== wip/harbor ==
Design lpc10_speech_synthetizer, start of the top module:
module lpc10_speech_synthetizer (
  input  wire              clk,         
  input  wire              reset,       
  input  wire              StartSpeak,
  input  wire              RomData,
  output wire [11:0]       RomAdr,
  output reg  signed [9:0] SampleData,
  output reg               Speaking
);
Size in the first run: roughly 4900 cells after synthesis, ~540 flip-flops.
export LEC_CHECK = 0
export ABC_AREA = 1
export CAP_MARGIN = 20
export CORE_MARGIN = 2
export CORE_UTILIZATION = 72
export SLEW_MARGIN = 20
export TNS_END_PERCENT = 5
create_clock -name core_clock -period 14.4 [get_ports {clk}]
run.sh (not shown) runs the stock make flow with config.mk's settings and CLKGATE_MAP_FILE=.
wip/harbor had finished all stages when the layout checks came back failing, citing setup timing.
[inputs] wip/garnet vs wip/harbor
- an added SETUP_SLACK_MARGIN of 3.65
- a deleted ABC_AREA that had been 1
- an added CTS_CLUSTER_SIZE of 82
- a change of TNS_END_PERCENT from 5 to 40
- an added PLACE_DENSITY_LB_ADDON of 0.0
- a change of the clock period (ns, I/O delays scaled along) from 14.4 to 12.7
[summary]
- Diff wip/harbor -> wip/garnet: synthesized cell count went down about 13%; critical path depth fell 9; non-clock buffer count higher; post-synthesis chip area from yosys saw a decrease.
- Looking at wip/garnet and wip/harbor, the clock edge transition at the registers on the reported setup and hold paths is a wash.
- wip/garnet vs wip/harbor, end point of the critical path: X8C[8]$_SDFFE_PP0N_ vs X6C[9]$_SDFFE_PP0N_
- Fraction of met1 tracks used by global routing: wip/garnet vs wip/harbor up 1.6 points
- wip/harbor → wip/garnet: worst setup slack shrank by 2.34 ns; final clock period utilization by the worst path went up; final design utilization went up by 0.54 points.
- Of the two values seen for group drawing the most power, the clock network was produced by wip/harbor and sequential cells by wip/garnet.
- ~same flip-flop count in wip/garnet and wip/harbor
- The flow for wip/garnet finished, though final verification flagged setup timing.
- Of wip/garnet and wip/harbor, the run reporting the higher worst-case register-to-register setup slack was wip/harbor.
--- input diff wip/garnet..wip/onyx ---
- TNS_END_PERCENT removed (was 40)
- CTS_CLUSTER_DIAMETER newly set to 295
- HOLD_SLACK_MARGIN newly set to -0.08
- ABC_AREA newly set to 1
- SETUP_SLACK_MARGIN changed from 3.65 to -0.24
- CORE_UTILIZATION changed from 72 to 65
- PLACE_DENSITY_LB_ADDON removed (was 0.0)
- CTS_CLUSTER_SIZE removed (was 82)
- the clock period (ns, I/O delays scaled along) changed from 12.7 to 19.0
Findings:
- Having completed the whole flow, wip/onyx delivered a layout that passed the timing, DRC and antenna checks.
- Min core utilization across wip/onyx and wip/garnet: wip/onyx
- Per the comparison of wip/onyx with wip/garnet, post-cts gate resize count decreased 111; non-clock buffer count decreased 391.
- There was hardly any difference in flip-flop and latch area between wip/garnet and wip/onyx.
- Of wip/onyx and wip/garnet, the lower layout net count belongs to wip/garnet.
- Critical path startpoint = Cnt_8k[5]$_SDFF_PP0_: wip/onyx; critical path startpoint = Cnt_8k[0]$_SDFF_PP0_: wip/garnet
- Sum of negative setup slack delta for wip/onyx relative to wip/garnet: 196.64 ns higher
#### Input delta (wip/cedar over wip/onyx)
- CAP_MARGIN changed from 20 to 5
- CORE_UTILIZATION changed from 65 to 66
- the clock period (ns, I/O delays scaled along) changed from 19.0 to 15.5
Notes after the runs:
From wip/onyx to wip/cedar the numbers moved as follows: worst-case reg-to-reg path depth grew by 1, non-clock buffer count now sits higher, global-route usage up 1.6 points.


lpc10_speech_synthetizer again, from the RTL that the note above started with.
// lpc10_speech_synthetizer
module lpc10_speech_synthetizer (
  input  wire              clk,         
  input  wire              reset,       
  input  wire              StartSpeak,
  input  wire              RomData,
  output wire [11:0]       RomAdr,
  output reg  signed [9:0] SampleData,
  output reg               Speaking
);
reg [5:0]  Cnt_8k;
reg [4:0]  CntSegment;
reg [7:0]  CntSample;
reg [11:0] RomAdrIn;
reg        Speak;
reg [3:0]  CodeEnergy;
reg        CodeRepeat;
reg [4:0]  CodePitch;
reg [17:0] CodeK1K4;    
reg [20:0] CodeK5K10;   
wire GetEnergy, GetRepeat, GetPitch, GetK1K4, GetK5K10, ReadRom;
wire Silence, LastFrame, NoK5K10;
function signed [9:0] TabChirp(input [5:0] i);
  case (i)
    0: TabChirp = 0;    1: TabChirp = 42;   2: TabChirp = -44;  3: TabChirp = 50;
    4: TabChirp = -78;  5: TabChirp = 18;   6: TabChirp = 37;   7: TabChirp = 20;
    8: TabChirp = 2;    9: TabChirp = -31;  10: TabChirp = -59; 11: TabChirp = 2;
    12: TabChirp = 95;  13: TabChirp = 90;  14: TabChirp = 5;   15: TabChirp = 15;
    16: TabChirp = 38;  17: TabChirp = -4;  18: TabChirp = -91; 19: TabChirp = -91;
    20: TabChirp = -42; 21: TabChirp = -35; 22: TabChirp = -36; 23: TabChirp = -4;
    24: TabChirp = 37;  25: TabChirp = 43;  26: TabChirp = 34;  27: TabChirp = 33;
    28: TabChirp = 15;  29: TabChirp = -1;  30: TabChirp = -8;  31: TabChirp = -18;
    32: TabChirp = -19; 33: TabChirp = -17; 34: TabChirp = -9;  35: TabChirp = -10;
    36: TabChirp = -6;  37: TabChirp = 0;   38: TabChirp = 3;   39: TabChirp = 2;
    40: TabChirp = 1;
    default: TabChirp = 0;
  endcase
endfunction
function signed [9:0] TabEnergy(input [3:0] i);
  case (i)
    0: TabEnergy = 0;   1: TabEnergy = 0;   2: TabEnergy = 1;   3: TabEnergy = 1;
    4: TabEnergy = 2;   5: TabEnergy = 3;   6: TabEnergy = 5;   7: TabEnergy = 7;
    8: TabEnergy = 10;  9: TabEnergy = 15;  10: TabEnergy = 21; 11: TabEnergy = 30;
    12: TabEnergy = 43; 13: TabEnergy = 61; 14: TabEnergy = 86; default: TabEnergy = 0;
  endcase
endfunction
  ...
clock: 12.7 ns
lec_check: 0
abc_area: 1
cap_margin: 20
core_aspect_ratio: 1.19
core_margin: 2
core_utilization: 72
cts_cluster_diameter: 294
cts_cluster_size: 74
gpl_routability_driven: 0
max_routing_layer: met4
place_density_lb_addon: 0.03
slew_margin: 20
tns_end_percent: 65
The first run ended with an error in global routing on ODB-0269.
Change:
ABC_AREA = not set   (was 1)
CORE_ASPECT_RATIO = not set   (was 1.19)
CORE_UTILIZATION = 70   (was 72)
CTS_CLUSTER_DIAMETER = not set   (was 294)
CTS_CLUSTER_SIZE = not set   (was 74)
GPL_ROUTABILITY_DRIVEN = not set   (was 0)
MAX_ROUTING_LAYER = not set   (was met4)
PLACE_DENSITY_LB_ADDON = not set   (was 0.03)
TNS_END_PERCENT = not set   (was 65)
clock period = 18.6 ns   (was 12.7 ns; I/O delays follow)
Outcome:
- With this change the flow completed without violations
- synthesized cell count falls by roughly a tenth
- synthesized area falls by a few percent
- die size rises slightly
Power and IR drop assume default switching activity.
